Design FIFO, start of the top module:
module FIFO(clk, rst, wr_en, rd_en, buf_in, buf_out, buf_empty, buf_full, fifo_counter);
input clk, rst, wr_en, rd_en;
input [7:0] buf_in;
output [7:0] buf_out;
output buf_empty, buf_full;
output [6:0] fifo_counter;
reg [7:0] buf_out;
reg buf_empty, buf_full;
reg [6:0] fifo_counter;
reg [5:0] rd_ptr, wr_ptr;
reg [7:0] buf_mem[63:0];
always@ (fifo_counter) begin
    buf_empty = (fifo_counter == 0);  
    buf_full = (fifo_counter == 64);  
end
always @(posedge clk or posedge rst) begin
    if( rst )  
        fifo_counter <= 0;
    else if((!buf_full && wr_en) && (!buf_empty && rd_en))  
        fifo_counter <= fifo_counter;
    else if (!buf_full && wr_en)  
        fifo_counter <= fifo_counter + 1;
    else if (!buf_empty && rd_en)  
        fifo_counter <= fifo_counter - 1;
    else  
        fifo_counter <= fifo_counter;
end
always @(posedge clk or posedge rst) begin
    if (rst)  
        buf_out <= 0;
    else begin
        if (rd_en && !buf_empty)
            buf_out <= buf_mem[rd_ptr];
        else  
            buf_out <= buf_out;
    end
end
always @(posedge clk) begin
    if (!buf_full && wr_en)
        buf_mem[wr_ptr] <= buf_in;
    else
        buf_mem[wr_ptr] <= buf_mem[wr_ptr];
end
always @(posedge clk or posedge rst) begin
    if(rst) begin
        wr_ptr <= 0;
        rd_ptr <= 0;
    end
    else begin
        if (!buf_full && wr_en)  
            wr_ptr <= wr_ptr + 1;
        else  
            wr_ptr <= wr_ptr;
        if (!buf_empty && rd_en)  
            rd_ptr <= rd_ptr + 1;
        else  
            rd_ptr <= rd_ptr;               
    end
end
endmodule
Settings: LEC_CHECK=0, ABC_AREA=1, CAP_MARGIN=30, CELL_PAD_IN_SITES_DETAIL_PLACEMENT=2, CELL_PAD_IN_SITES_GLOBAL_PLACEMENT=2, CORE_MARGIN=2, CORE_UTILIZATION=40, CTS_CLUSTER_DIAMETER=20, GPL_TIMING_DRIVEN=0, MAX_ROUTING_LAYER=met4, PLACE_DENSITY=0.86, SETUP_SLACK_MARGIN=-0.42, SLEW_MARGIN=20, TNS_END_PERCENT=55; clock period 5.0 ns.
run.sh (not shown) runs the stock make flow with config.mk's settings and CLKGATE_MAP_FILE=.
Change:
==> flow/config.mk (replaced) <==
export PLATFORM = sky130hd
export DESIGN_NAME = FIFO
export DESIGN_NICKNAME = FIFO
export VERILOG_FILES = /design/flow/design.v
export SDC_FILE = /design/flow/constraint.sdc
export NUM_CORES = 4
export LEC_CHECK = 0
export CAP_MARGIN = 20
export CORE_MARGIN = 2
export CORE_UTILIZATION = 72
export SETUP_SLACK_MARGIN = -0.19
export SLEW_MARGIN = 20
==> flow/constraint.sdc (replaced) <==
create_clock -name core_clock -period 2.08 [get_ports {clk}]
set_input_delay 0.4160 -clock core_clock [delete_from_list [all_inputs] [get_ports {clk}]]
set_output_delay 0.4160 -clock core_clock [all_outputs]
set_load 0.01 [all_outputs]
After rerunning: This time the run produced a layout that fails on negative setup slack. Die area shrinks by 48%. Global-route usage came out lower by 7.5 points. Non-clock buffer count rises by 87. Critical path depth increases by 1. Maximum frequency goes up by 54%. Total power rose by 46%. Area after synthesis drops by 7.0%. Clock skew fell by 33 ps. Via count came out lower by 41%.

---

Setup of main:
Starting RTL as in the previous note.
==> flow/config.mk <==
export PLATFORM = sky130hd
export DESIGN_NAME = FIFO
export DESIGN_NICKNAME = FIFO
export VERILOG_FILES = /design/flow/design.v
export SDC_FILE = /design/flow/constraint.sdc
export NUM_CORES = 4
export LEC_CHECK = 0
export CAP_MARGIN = 5
export CORE_MARGIN = 2
export CORE_UTILIZATION = 66
export CTS_CLUSTER_SIZE = 54
export SLEW_MARGIN = 20
export TNS_END_PERCENT = 5
==> flow/constraint.sdc <==
create_clock -name core_clock -period 4.1 [get_ports {clk}]
set_input_delay 0.8200 -clock core_clock [delete_from_list [all_inputs] [get_ports {clk}]]
set_output_delay 0.8200 -clock core_clock [all_outputs]
set_load 0.01 [all_outputs]
Modified inputs, the feature branch compared to main
Settings: changing CAP_MARGIN from 5 to 20; removing CTS_CLUSTER_SIZE (formerly 54); changing CORE_UTILIZATION from 66 to 40; removing TNS_END_PERCENT (formerly 5); changing the clock period (ns, I/O delays scaled along) from 4.1 to 5.0.
--- outcome ---
The feature branch did not stop at any stage, and its layout met the timing, design-rule and antenna checks. Sequential group share of total power delta (the feature branch -> main): insignificant. The feature branch and main ended up with roughly the same number of top-level pins. The feature branch vs. main: final count of negative-setup-slack endpoints held; final cell utilization of the core went down 30 points; vertical die dimension went up 51 µm; maximum clock skew at final layout went up 7.3 ps; mean instance size in the synthesized netlist held. Going from main to the feature branch, global router's overall resource usage decreased by 12 points relative to the old numbers; setup slack shows an increase of 570 ps; largest voltage drop on the vdd net fell about 40%; total area of sequential cells neither gained nor lost much.

---

Setup of job 4160:
FIFO again, from the RTL that the note above started with.
==> flow/design.v (excerpt) <==
module FIFO(clk, rst, wr_en, rd_en, buf_in, buf_out, buf_empty, buf_full, fifo_counter);
clock: 3.06 ns
lec_check: 0
cap_margin: 20
cell_pad_in_sites_global_placement: 0
core_aspect_ratio: 0.98
core_margin: 2
core_utilization: 71
cts_cluster_diameter: 349
gpl_timing_driven: 1
max_routing_layer: met4
place_density_lb_addon: 0.02
setup_slack_margin: 0.52
slew_margin: 25
tns_end_percent: 60
Per the final summary, job 4160 finished and its layout is clean on timing, DRC and antenna.
## Diff of input files: job 2032 against job 4160
- a deleted TNS_END_PERCENT that had been 60
- a deleted MAX_ROUTING_LAYER that had been met4
- a change of CORE_UTILIZATION from 71 to 40
- a deleted CTS_CLUSTER_DIAMETER that had been 349
- a deleted GPL_TIMING_DRIVEN that had been 1
- a deleted CORE_ASPECT_RATIO that had been 0.98
- a change of SLEW_MARGIN from 25 to 20
- a deleted CELL_PAD_IN_SITES_GLOBAL_PLACEMENT that had been 0
- a deleted PLACE_DENSITY_LB_ADDON that had been 0.02
- a deleted SETUP_SLACK_MARGIN that had been 0.52
- a change of the clock period (ns, I/O delays scaled along) from 3.06 to 3.71
[summary]
Against job 4160, worst slack after detailed placement in job 2032 came out better. Delta (job 2032 minus job 4160): total of clock buffers placed in the layout now sits higher; area overhead of the layout relative to synthesis now sits higher. Going from job 4160 to job 2032, design area grew slightly. Launching instance or port of the critical path = fifo_counter[1]: job 4160; launching instance or port of the critical path = fifo_counter[5]: job 2032. Summary of job 2032 over job 4160: total grt overflow level; count of vias placed by the detailed router moved down; share of total power in combinational logic down 2.9 points; share of the core filled with cells in the final layout now sits lower.
Input-level comparison between job 8810 and job 2032:
- ABC_AREA newly set to 1
- CTS_CLUSTER_DIAMETER newly set to 171
- CORE_ASPECT_RATIO newly set to 1.42
- CTS_CLUSTER_SIZE newly set to 10
- CORE_UTILIZATION changed from 40 to 72
- the clock period (ns, I/O delays scaled along) changed from 3.71 to 2.06
- No crash in job 8810: every stage finished, but the layout fails its final checks due to negative setup slack.
- Multiplexer share of the synthesized area: job 8810 and job 2032 compared, lower one is job 8810
- Diff job 2032 -> job 8810: power picked up an extra 20000 uW; global-route usage climbed 19 points; global-route wire length before repair has increased; overall chip area now sits lower.
- Of job 8810 and job 2032, the run reporting the lower layout overhead on the synthesized area was job 2032.
- As of job 8810, total instance count after detailed placement had risen by more than a quarter compared to job 2032.
- Smallest setup slack after layout came out lower on job 8810 than on job 2032.
- Note that the post-route cell area recorded for job 8810 amounts to 1.10 times the value seen in job 2032.
- Going from job 2032 to job 8810, placeable core area dropped 40%; y dimension of the die dropped about 8%.
Setup changes, job 8810 to job 7810
- CORE_ASPECT_RATIO removed (was 1.42)
- PLACE_DENSITY_LB_ADDON newly set to 0.05
- SETUP_SLACK_MARGIN newly set to 0.59
- CTS_CLUSTER_SIZE changed from 10 to 15
- ABC_AREA removed (was 1)
- CTS_CLUSTER_DIAMETER removed (was 171)
- Job 7810 vs. job 8810: power shows a reduction of about 8%, post-detailed-placement half-perimeter wirelength shows a reduction of 4.2 mm.
- Although it ran to completion, job 7810 produced a layout that fails the final checks because of negative setup slack.
- Comparing placeable core region for job 8810 and job 7810, the smaller number came from job 7810.
Power figures rest on the tool's default switching activity, not on a simulated workload.
